## build 31
// brain_m
module brain_m(clk, rst, distance, mode, start, E, color, OE, shape);
Size in the first run: roughly 13000 cells after synthesis, about 19 I/O pins, roughly 110000 µm² of cells after synthesis.
Settings: LEC_CHECK=0, ABC_AREA=1, CAP_MARGIN=20, CORE_ASPECT_RATIO=1.27, CORE_MARGIN=2, CORE_UTILIZATION=31, CTS_CLUSTER_DIAMETER=163, GPL_ROUTABILITY_DRIVEN=0, PLACE_DENSITY_LB_ADDON=0.21, SETUP_SLACK_MARGIN=1.57, SLEW_MARGIN=20; clock period 7.75 ns.
run.sh (not shown) runs the stock make flow with config.mk's settings and CLKGATE_MAP_FILE=.
#### Input delta (build 88 over build 31)
- clearing CORE_ASPECT_RATIO, which used to be 1.27
- swapping 31 for 72 in CORE_UTILIZATION
- clearing GPL_ROUTABILITY_DRIVEN, which used to be 0
- putting PLACE_DENSITY at 0.35 where nothing was set
- clearing ABC_AREA, which used to be 1
- swapping 1.57 for 1.07 in SETUP_SLACK_MARGIN
- clearing PLACE_DENSITY_LB_ADDON, which used to be 0.21
- clearing CTS_CLUSTER_DIAMETER, which used to be 163
- swapping 7.75 for 3.7 in the clock period (ns, I/O delays scaled along)
Results
Build 88 finished every stage; the final checks, however, were not passed, the failures being negative setup slack.
Routed wire length came out higher on build 88 than on build 31.
Run comparison: build 31 uppermost layer routed met4; build 88 uppermost layer routed met5
Between build 31 and build 88, initial standard-cell utilization of the core is lower for build 31, build 88 comes in above that.
Between build 31 and build 88, the number of stages on the worst setup path is lower for build 88.
When build 88 is set beside build 31, its pre-CTS setup slack turns out to be 1.27 ns smaller.
Between build 31 and build 88, the required time at the worst-slack endpoint is higher for build 31.
Summary: cell area, build 88 worse than build 31
Going from build 31 to build 88, area of the chip went down, xor and xnor fraction of the mapped netlist area went up.
## Diff of input files: build 71 against build 88
- PLACE_DENSITY now 0.6, was 0.35
- CORE_UTILIZATION now 40, was 72
- SETUP_SLACK_MARGIN no longer set, was 1.07
- the clock period (ns, I/O delays scaled along) now 10.0, was 3.7
==> results <==
Taking build 88 as the reference, in build 71 final setup slack of the worst path increased by 4.07 ns relative to the old numbers; total leakage power decreased by 4.5% relative to the old numbers; cell count increased by 10% relative to the old numbers; wire length decreased by 51 mm relative to the old numbers.
Of build 88 and build 71, just one finished clean: build 71.
[build 88] flow finished | final checks: failed | reasons: negative setup slack
Input-level comparison between build 72 and build 71:
- PLACE_DENSITY removed (was 0.6)
- PLACE_DENSITY_LB_ADDON newly set to 0.01
- CORE_UTILIZATION changed from 40 to 72
- the clock period (ns, I/O delays scaled along) changed from 10.0 to 4.02
Notes after the runs:
Build 72 had finished all stages when the layout checks came back failing, citing negative setup slack.
Build 71 completed; timing, DRC and antenna clean
Post-synthesis cell count came out exactly the same in build 72 and build 71.
Build 72 vs. build 71: wire length increased 4.2%, length in cells of the worst reg-to-reg path saw an increase.

Starting RTL as in the previous note.
clock: 2.83 ns
lec_check: 0
cap_margin: 10
core_margin: 2
core_utilization: 72
cts_cluster_size: 15
hold_slack_margin: -0.1
setup_slack_margin: -0.27
slew_margin: 40
The starting point produced a layout that fails on negative setup slack.
Change:
==> flow/config.mk (replaced) <==
export PLATFORM = sky130hd
export DESIGN_NAME = brain_m
export DESIGN_NICKNAME = brain_m
export VERILOG_FILES = /design/flow/design.v
export SDC_FILE = /design/flow/constraint.sdc
export NUM_CORES = 4
export LEC_CHECK = 0
export CAP_MARGIN = 20
export CORE_MARGIN = 2
export CORE_UTILIZATION = 34
export PLACE_DENSITY = 0.6
export SLEW_MARGIN = 20
==> flow/constraint.sdc (replaced) <==
create_clock -name core_clock -period 6.6 [get_ports {clk}]
set_input_delay 1.3200 -clock core_clock [delete_from_list [all_inputs] [get_ports {clk}]]
set_output_delay 1.3200 -clock core_clock [all_outputs]
set_load 0.01 [all_outputs]
The changed run passed the timing, DRC and antenna checks; first-iteration DRC count went down by about 30%; routed wire length fell by about 13%; hold slack improved by 0.33 ns; power drops by 55%.
Change:
--- a/flow/config.mk
+++ b/flow/config.mk
@@ -8,5 +8,5 @@
 export CAP_MARGIN = 20
 export CORE_MARGIN = 2
-export CORE_UTILIZATION = 34
-export PLACE_DENSITY = 0.6
+export CORE_UTILIZATION = 72
+export SETUP_SLACK_MARGIN = -0.24
 export SLEW_MARGIN = 20
==> flow/constraint.sdc (replaced) <==
create_clock -name core_clock -period 3.7 [get_ports {clk}]
set_input_delay 0.7400 -clock core_clock [delete_from_list [all_inputs] [get_ports {clk}]]
set_output_delay 0.7400 -clock core_clock [all_outputs]
set_load 0.01 [all_outputs]
With this change the flow completed and failed the layout checks on negative setup slack; final area went down by 0.75%; die size goes down by 52%; worst setup slack loses 1.5 ns; hold slack got worse by 0.013 ns; critical path depth stays the same; synthesized cell count is unchanged; register-to-register slack loses 1.9 ns.
Change:
--- a/flow/config.mk
+++ b/flow/config.mk
@@ -8,5 +8,5 @@
 export CAP_MARGIN = 20
 export CORE_MARGIN = 2
-export CORE_UTILIZATION = 72
-export SETUP_SLACK_MARGIN = -0.24
+export CORE_UTILIZATION = 70
+export SETUP_SLACK_MARGIN = 0.62
 export SLEW_MARGIN = 20
==> flow/constraint.sdc (replaced) <==
create_clock -name core_clock -period 4.58 [get_ports {clk}]
set_input_delay 0.9160 -clock core_clock [delete_from_list [all_inputs] [get_ports {clk}]]
set_output_delay 0.9160 -clock core_clock [all_outputs]
set_load 0.01 [all_outputs]
What happened: With this change the flow passed the timing, DRC and antenna checks; count of clock-buffer cells in the layout grows by 13; critical path depth is unchanged; area after synthesis is unchanged; global-route usage shrinks by 1.7 points; non-clock buffer count shrinks by 129.
No activity file was given, so power comes from the tool's default toggle rates.
